## fp_multiplier
module fp_multiplier(input [31:0] a,input [31:0] b,output [31:0]out,input clk,
	input rst,input in_valid,output out_valid);
	wire S3,overflow;
	wire [47:0] productd,wallace_out,product;
	wire [7:0] exponent1,exponent2;
	wire [15:0] trim;
	wire [22:0] prod;
	wire [31:0] out1,out2,out3,out1d,out2d,out3d,outd;
	wire [31:0] a15,b15,a16,b16,a17,b17,a18,b18;
	sideband side(clk,a,b,a15,b15,a16,b16,a17,b17,a18,b18);
	reg [18:0] valid;
	always @(posedge clk)
	begin
		if(rst)
			valid <= 19'b0;
		else
			valid <= {valid[17:0],in_valid};
	end
	assign out_valid = valid[18];
	xor (S3,a15[31],b15[31]);
	wallace w1({8'b0,1'b1,a[22:0]},{8'b0,1'b1,b[22:0]},clk,{trim,productd});
	DFF DFF1[47:0] (productd[47:0],clk,1'b0,product[47:0]);
	assign overflow=product[47];
	assign wallace_out=product;
	adder_8bit adder1(a15[30:23],b15[30:23],overflow,exponent1);
	adder_8bit subtract_127(exponent1,8'b10000000,1'b1,exponent2);
  ...
make LEC_CHECK=0 ABC_AREA=0 CAP_MARGIN=20 CELL_PAD_IN_SITES_DETAIL_PLACEMENT=0 CELL_PAD_IN_SITES_GLOBAL_PLACEMENT=3 CORE_ASPECT_RATIO=1.01 CORE_MARGIN=2 CORE_UTILIZATION=69 CTS_CLUSTER_DIAMETER=313 CTS_CLUSTER_SIZE=16 GPL_ROUTABILITY_DRIVEN=0 GPL_TIMING_DRIVEN=0 HOLD_SLACK_MARGIN=0.17 MAX_ROUTING_LAYER=met4 MIN_ROUTING_LAYER=met1 PLACE_DENSITY_LB_ADDON=0.25 SETUP_SLACK_MARGIN=0.47 SLEW_MARGIN=15 TNS_END_PERCENT=25 finish   # period 3.07 ns
run.sh (not shown) runs the stock make flow with config.mk's settings and CLKGATE_MAP_FILE=.
The baseline failed in 3_1_place_gp_skip_io.
Then changed:
- CAP_MARGIN: 20 -> 10
- CELL_PAD_IN_SITES_GLOBAL_PLACEMENT: 3 -> not set
- CORE_ASPECT_RATIO: 1.01 -> not set
- CORE_UTILIZATION: 69 -> 72
- CTS_CLUSTER_DIAMETER: 313 -> 330
- CTS_CLUSTER_SIZE: 16 -> not set
- GPL_ROUTABILITY_DRIVEN: 0 -> 1
- GPL_TIMING_DRIVEN: 0 -> not set
- HOLD_SLACK_MARGIN: 0.17 -> not set
- MAX_ROUTING_LAYER: met4 -> not set
- PLACE_DENSITY: not set -> 0.61
- PLACE_DENSITY_LB_ADDON: 0.25 -> not set
- SETUP_SLACK_MARGIN: 0.47 -> -0.14
- TNS_END_PERCENT: 25 -> not set
- clock period: 3.07 -> 1.4 ns (I/O delays scaled with it)
The new run finished with negative setup slack left.
Die size decreases by 4.1%.
Synthesized cell count is unchanged.
Area after synthesis is unchanged.


Starting RTL as in the previous note.
Design fp_multiplier, start of the top module:
module fp_multiplier(input [31:0] a,input [31:0] b,output [31:0]out,input clk,
	input rst,input in_valid,output out_valid);
	wire S3,overflow;
	wire [47:0] productd,wallace_out,product;
	wire [7:0] exponent1,exponent2;
	wire [15:0] trim;
	wire [22:0] prod;
	wire [31:0] out1,out2,out3,out1d,out2d,out3d,outd;
	wire [31:0] a15,b15,a16,b16,a17,b17,a18,b18;
	sideband side(clk,a,b,a15,b15,a16,b16,a17,b17,a18,b18);
	reg [18:0] valid;
	always @(posedge clk)
	begin
		if(rst)
			valid <= 19'b0;
		else
			valid <= {valid[17:0],in_valid};
	end
	assign out_valid = valid[18];
	xor (S3,a15[31],b15[31]);
	wallace w1({8'b0,1'b1,a[22:0]},{8'b0,1'b1,b[22:0]},clk,{trim,productd});
	DFF DFF1[47:0] (productd[47:0],clk,1'b0,product[47:0]);
	assign overflow=product[47];
	assign wallace_out=product;
	adder_8bit adder1(a15[30:23],b15[30:23],overflow,exponent1);
	adder_8bit subtract_127(exponent1,8'b10000000,1'b1,exponent2);
	shifter_1bit shift [22:0] (prod[22:0],overflow, wallace_out[45:23], wallace_out[46:24]);
	assign out1d={S3,exponent2,prod};
	DFF DFF3 [31:0] (out1d,clk,1'b0,out1);
	check_zero check1(out2d,a16,b16,out1);  
	DFF DFF4 [31:0] (out2d,clk,1'b0,out2);
	check_inf check2(out3d,a17,b17,out2);  
	DFF DFF5 [31:0] (out3d,clk,1'b0,out3);
	check_nan check3(outd,a18,b18,out3);  
	DFF DFF6 [31:0] (outd,clk,1'b0,out);
endmodule
clock: 2.02 ns
lec_check: 0
abc_area: 1
cap_margin: 20
core_margin: 6
core_utilization: 15
cts_cluster_size: 88
hold_slack_margin: 0.05
min_routing_layer: met1
place_density_lb_addon: 0.08
slew_margin: 40
tns_end_percent: 95
Rerun with:
CORE_MARGIN = 2   (was 6)
CORE_UTILIZATION = 72   (was 15)
CTS_CLUSTER_SIZE = default   (was 88)
HOLD_SLACK_MARGIN = default   (was 0.05)
MIN_ROUTING_LAYER = default   (was met1)
PLACE_DENSITY_LB_ADDON = default   (was 0.08)
SLEW_MARGIN = 20   (was 40)
TNS_END_PERCENT = default   (was 95)
clock period = 1.75 ns   (was 2.02 ns; I/O delays follow)
Result: The changed run reached the layout checks and failed them: negative setup slack. Area after synthesis stays the same. Final cell count drops by well over a third. Sequential share of layout area climbs by 6.1 points. Design area drops by roughly a tenth. Setup slack got worse by 0.16 ns. Power climbs by a few percent.
Rerun with:
CAP_MARGIN = 40   (was 20)
CTS_CLUSTER_DIAMETER = 92   (was default)
CTS_CLUSTER_SIZE = 14   (was default)
PLACE_DENSITY_LB_ADDON = 0.08   (was default)
SETUP_SLACK_MARGIN = -0.13   (was default)
clock period = 1.35 ns   (was 1.75 ns; I/O delays follow)
Outcome:
- The new run completed and failed the layout checks on negative setup slack
- worst hold slack loses 0.0033 ns
- sequential power is higher by 30%
- cell count is lower by 2.0%
- via count is higher by 1.0%


garnet:
Starting RTL as in the previous note.
==> flow/config.mk <==
export PLATFORM = sky130hd
export DESIGN_NAME = fp_multiplier
export DESIGN_NICKNAME = fp_multiplier
export VERILOG_FILES = /design/flow/design.v
export SDC_FILE = /design/flow/constraint.sdc
export NUM_CORES = 4
export LEC_CHECK = 0
export ABC_AREA = 0
export CAP_MARGIN = 10
export CELL_PAD_IN_SITES_DETAIL_PLACEMENT = 0
export CORE_MARGIN = 2
export CORE_UTILIZATION = 72
export CTS_CLUSTER_DIAMETER = 330
export GPL_ROUTABILITY_DRIVEN = 1
export MIN_ROUTING_LAYER = met1
export PLACE_DENSITY = 0.61
export SETUP_SLACK_MARGIN = 0.47
export SLEW_MARGIN = 15
==> flow/constraint.sdc <==
create_clock -name core_clock -period 2.1 [get_ports {clk}]
set_input_delay 0.4200 -clock core_clock [delete_from_list [all_inputs] [get_ports {clk}]]
set_output_delay 0.4200 -clock core_clock [all_outputs]
set_load 0.01 [all_outputs]
garnet ran in full, but the layout does not pass; the checks complain about setup timing.
For ember, these inputs were changed with respect to garnet:
# garnet
export LEC_CHECK = 0
export ABC_AREA = 0
export CAP_MARGIN = 10
export CELL_PAD_IN_SITES_DETAIL_PLACEMENT = 0
export CORE_MARGIN = 2
export CORE_UTILIZATION = 72
export CTS_CLUSTER_DIAMETER = 330
export GPL_ROUTABILITY_DRIVEN = 1
export MIN_ROUTING_LAYER = met1
export PLACE_DENSITY = 0.61
export SETUP_SLACK_MARGIN = 0.47
export SLEW_MARGIN = 15
create_clock -name core_clock -period 2.1 [get_ports {clk}]
# ember
export LEC_CHECK = 0
export ABC_AREA = 0
export CAP_MARGIN = 5
export CELL_PAD_IN_SITES_DETAIL_PLACEMENT = 0
export CORE_MARGIN = 2
export CORE_UTILIZATION = 71
export CTS_CLUSTER_DIAMETER = 199
export GPL_ROUTABILITY_DRIVEN = 1
export MIN_ROUTING_LAYER = met1
export SETUP_SLACK_MARGIN = -0.23
export SLEW_MARGIN = 15
create_clock -name core_clock -period 3.07 [get_ports {clk}]
--- outcome ---
- ember did not stop at any stage, and its layout met the timing, design-rule and antenna checks.
- Number of input and output port buffers inserted: ember vs garnet — no meaningful difference
- Delta (ember minus garnet): combinational power down 34%; net switching power down 33%.
- ember vs garnet, part of the power in combinational logic went down by 0.4 points.
- garnet → ember: clock power share grew by 0.7 points; layout clock buffer count grew by 9.8%; cell area shrank by 0.75%.
- Going from garnet to ember, the routed length on met2 was found to have gone down by about 8%.
Edits applied to the flow inputs when going from ember to sierra:
# ember
export LEC_CHECK = 0
export ABC_AREA = 0
export CAP_MARGIN = 5
export CELL_PAD_IN_SITES_DETAIL_PLACEMENT = 0
export CORE_MARGIN = 2
export CORE_UTILIZATION = 71
export CTS_CLUSTER_DIAMETER = 199
export GPL_ROUTABILITY_DRIVEN = 1
export MIN_ROUTING_LAYER = met1
export SETUP_SLACK_MARGIN = -0.23
export SLEW_MARGIN = 15
create_clock -name core_clock -period 3.07 [get_ports {clk}]
# sierra
export LEC_CHECK = 0
export ABC_AREA = 0
export CAP_MARGIN = 10
export CELL_PAD_IN_SITES_DETAIL_PLACEMENT = 0
export CORE_MARGIN = 2
export CORE_UTILIZATION = 72
export CTS_CLUSTER_DIAMETER = 49
export CTS_CLUSTER_SIZE = 32
export GPL_ROUTABILITY_DRIVEN = 1
export MIN_ROUTING_LAYER = met1
export PLACE_DENSITY = 0.42
export SETUP_SLACK_MARGIN = 0.58
export SLEW_MARGIN = 15
create_clock -name core_clock -period 2.02 [get_ports {clk}]
## What came out
- Of ember and sierra, just one finished clean: ember.
- [sierra] flow finished | final checks: failed | reasons: setup timing
- Of the two candidates, ember has the better HPWL after detailed placement and sierra the worse one.
- First-pass GRT wire length in sierra is about 1.1% lower than in ember
- ember has a higher measured slew at the worst slew-check pin than sierra.
--- input diff sierra..quartz ---
# sierra
export LEC_CHECK = 0
export ABC_AREA = 0
export CAP_MARGIN = 10
export CELL_PAD_IN_SITES_DETAIL_PLACEMENT = 0
export CORE_MARGIN = 2
export CORE_UTILIZATION = 72
export CTS_CLUSTER_DIAMETER = 49
export CTS_CLUSTER_SIZE = 32
export GPL_ROUTABILITY_DRIVEN = 1
export MIN_ROUTING_LAYER = met1
export PLACE_DENSITY = 0.42
export SETUP_SLACK_MARGIN = 0.58
export SLEW_MARGIN = 15
create_clock -name core_clock -period 2.02 [get_ports {clk}]
# quartz
export LEC_CHECK = 0
export ABC_AREA = 1
export CAP_MARGIN = 10
export CELL_PAD_IN_SITES_DETAIL_PLACEMENT = 0
export CORE_MARGIN = 2
export CORE_UTILIZATION = 72
export CTS_CLUSTER_DIAMETER = 93
export CTS_CLUSTER_SIZE = 32
export GPL_ROUTABILITY_DRIVEN = 1
export MIN_ROUTING_LAYER = met1
export PLACE_DENSITY = 0.72
export SETUP_SLACK_MARGIN = 0.22
export SLEW_MARGIN = 15
create_clock -name core_clock -period 1.35 [get_ports {clk}]
### Flow results
- quartz: flow complete, layout not clean; failing: setup timing
- Setup WNS sierra -> quartz: worse
- Post-route minimum period, quartz and sierra: smaller value in quartz
- [compare] base=sierra new=quartz: worst hold slack across all endpoints shows a reduction of 0.023 ns; count of clock buffers in the final design shows a reduction of 81; critical-path maximum fanout shows an increase of 1; parity-gate share of the synthesized area counting xor and xnor cells shows no meaningful change; core utilization shows a reduction of 3.0 points.
- Relative to sierra, required time at the endpoint of the critical path decreased by 0.71 ns in quartz.
Input changes introduced in zinc (baseline for comparison: quartz):
# quartz
export LEC_CHECK = 0
export ABC_AREA = 1
export CAP_MARGIN = 10
export CELL_PAD_IN_SITES_DETAIL_PLACEMENT = 0
export CORE_MARGIN = 2
export CORE_UTILIZATION = 72
export CTS_CLUSTER_DIAMETER = 93
export CTS_CLUSTER_SIZE = 32
export GPL_ROUTABILITY_DRIVEN = 1
export MIN_ROUTING_LAYER = met1
export PLACE_DENSITY = 0.72
export SETUP_SLACK_MARGIN = 0.22
export SLEW_MARGIN = 15
create_clock -name core_clock -period 1.35 [get_ports {clk}]
# zinc
export LEC_CHECK = 0
export CAP_MARGIN = 20
export CELL_PAD_IN_SITES_DETAIL_PLACEMENT = 2
export CORE_MARGIN = 2
export CORE_UTILIZATION = 40
export CTS_CLUSTER_DIAMETER = 70
export GPL_ROUTABILITY_DRIVEN = 0
export HOLD_SLACK_MARGIN = -0.04
export SLEW_MARGIN = 20
export TNS_END_PERCENT = 15
create_clock -name core_clock -period 1.35 [get_ports {clk}]
Between quartz and zinc, share of cell area taken by flip-flops and latches is higher for quartz, zinc comes in under that. Count of plain and timing-repair buffers in the layout delta for zinc relative to quartz: 3 higher. In the tables for quartz and zinc, total cell area reported by yosys after synthesis reads higher with quartz. Finished, but not clean: zinc, with setup timing. Against quartz, zinc reports a number of antenna violations at the first check in global routing that is higher. Cell count: zinc higher than quartz.
--- input diff zinc..yarrow ---
# zinc
export LEC_CHECK = 0
export CAP_MARGIN = 20
export CELL_PAD_IN_SITES_DETAIL_PLACEMENT = 2
export CORE_MARGIN = 2
export CORE_UTILIZATION = 40
export CTS_CLUSTER_DIAMETER = 70
export GPL_ROUTABILITY_DRIVEN = 0
export HOLD_SLACK_MARGIN = -0.04
export SLEW_MARGIN = 20
export TNS_END_PERCENT = 15
create_clock -name core_clock -period 1.35 [get_ports {clk}]
# yarrow
export LEC_CHECK = 0
export ABC_AREA = 1
export CAP_MARGIN = 10
export CELL_PAD_IN_SITES_DETAIL_PLACEMENT = 0
export CORE_MARGIN = 2
export CORE_UTILIZATION = 72
export CTS_CLUSTER_DIAMETER = 330
export GPL_ROUTABILITY_DRIVEN = 1
export MIN_ROUTING_LAYER = met1
export PLACE_DENSITY_LB_ADDON = 0.0
export SETUP_SLACK_MARGIN = 0.41
export SLEW_MARGIN = 15
create_clock -name core_clock -period 1.35 [get_ports {clk}]
==> comparison <==
STATUS run=yarrow STAGES=ALL_DONE FINAL_CHECKS=FAILED CAUSE=setup timing
yarrow against zinc: number of antenna violations at the first check in global routing now larger; worst hold slack now smaller; core outline area now smaller; total power of the final layout now smaller.
Delta (yarrow minus zinc): row count now smaller, final standard cell area without fillers went up, switching power share of the total now smaller.
Run comparison: zinc source of the critical timing path side.da[126]$_DFF_P_; yarrow source of the critical timing path side.db[127]$_DFF_P_


fp_multiplier again, from the RTL that the note above started with.
export LEC_CHECK = 0
export ABC_AREA = 0
export CAP_MARGIN = 10
export CELL_PAD_IN_SITES_DETAIL_PLACEMENT = 0
export CORE_MARGIN = 4
export CORE_UTILIZATION = 69
export CTS_CLUSTER_DIAMETER = 199
export GPL_ROUTABILITY_DRIVEN = 1
export MIN_ROUTING_LAYER = met1
export PLACE_DENSITY = 0.61
export SETUP_SLACK_MARGIN = 0.47
export SLEW_MARGIN = 15
create_clock -name core_clock -period 2.1 [get_ports {clk}]
The starting point finished but fails on negative setup slack.
Change:
- CAP_MARGIN: 10 -> 5
- CELL_PAD_IN_SITES_GLOBAL_PLACEMENT: default -> 3
- CORE_ASPECT_RATIO: default -> 1.01
- CORE_MARGIN: 4 -> 2
- CORE_UTILIZATION: 69 -> 32
- MAX_ROUTING_LAYER: default -> met4
- PLACE_DENSITY: 0.61 -> default
- PLACE_DENSITY_LB_ADDON: default -> 0.18
- clock period: 2.1 -> 3.07 ns (I/O delays scaled with it)
What happened: The new run produced a clean layout. Setup slack gets better by 0.70 ns. Power falls by a quarter to a third. Final cell count rises by a quarter to a third. Wire length rises by roughly a tenth. Worst hold slack gets better by 0.094 ns.
Change:
- ABC_AREA: 0 -> 1
- CAP_MARGIN: 5 -> 10
- CELL_PAD_IN_SITES_GLOBAL_PLACEMENT: 3 -> default
- CORE_ASPECT_RATIO: 1.01 -> default
- CORE_UTILIZATION: 32 -> 72
- CTS_CLUSTER_DIAMETER: 199 -> 52
- MAX_ROUTING_LAYER: met4 -> default
- PLACE_DENSITY: default -> 0.4
- PLACE_DENSITY_LB_ADDON: 0.18 -> default
- SETUP_SLACK_MARGIN: 0.47 -> default
- clock period: 3.07 -> 1.4 ns (I/O delays scaled with it)
Effect: The changed run finished with negative setup slack left. Register-to-register slack loses 0.99 ns. Fmax went up by well over a third. Clock-buffer cell count went down by 94.
Change:
- ABC_AREA: 1 -> 0
- CORE_ASPECT_RATIO: default -> 0.8
- CTS_CLUSTER_DIAMETER: 52 -> 362
- CTS_CLUSTER_SIZE: default -> 32
- PLACE_DENSITY: 0.4 -> default
- PLACE_DENSITY_LB_ADDON: default -> 0.0
- SETUP_SLACK_MARGIN: default -> 0.58
- clock period: 1.4 -> 2.02 ns (I/O delays scaled with it)
The new run finished with negative setup slack left.
Cell area came out lower by about 8%.
Cell count came out lower by about 20%.
Setup slack improves by 0.091 ns.
Area after synthesis came out lower by about 1.8%.
Via count came out lower by 18%.
Power came out lower by 43%.
Maximum frequency came out lower by 23%.
Clock power came out lower by about 65%.
Wire length came out lower by 16%.
Change:
- ABC_AREA: 0 -> 1
- CORE_ASPECT_RATIO: 0.8 -> default
- CTS_CLUSTER_DIAMETER: 362 -> 93
- PLACE_DENSITY: default -> 0.42
- PLACE_DENSITY_LB_ADDON: 0.0 -> default
- SETUP_SLACK_MARGIN: 0.58 -> 0.08
- clock period: 2.02 -> 1.35 ns (I/O delays scaled with it)
After rerunning: The changed run finished with negative setup slack left. Cell area goes up by a few percent. Sequential power rose by well over a third. Sequential share of layout area went down by 1.5 points. Total power rose by well over a third. Via count goes up by about a fifth. Count of clock-buffer cells in the layout drops by 1. Routed wire length climbs by a few percent. Non-clock buffer count climbs by 38. Clock skew stays flat. Core utilization stays flat.
Change:
- CAP_MARGIN: 10 -> 20
- CELL_PAD_IN_SITES_DETAIL_PLACEMENT: 0 -> default
- CTS_CLUSTER_DIAMETER: 93 -> default
- CTS_CLUSTER_SIZE: 32 -> 53
- GPL_ROUTABILITY_DRIVEN: 1 -> default
- MIN_ROUTING_LAYER: met1 -> default
- PLACE_DENSITY: 0.42 -> 0.67
- SETUP_SLACK_MARGIN: 0.08 -> default
- SLEW_MARGIN: 15 -> 20
The new run completed, yet does not pass: negative setup slack.
Sequential share of layout area is lower by 3.7 points.
Sequential cell count does not change.
Worst hold slack barely changes.
Global-route usage is higher by 2.9 points.
Setup slack gets worse by 0.046 ns.
Via count is higher by 5.6%.
Sequential power is about the same.
Power and IR drop assume default switching activity.
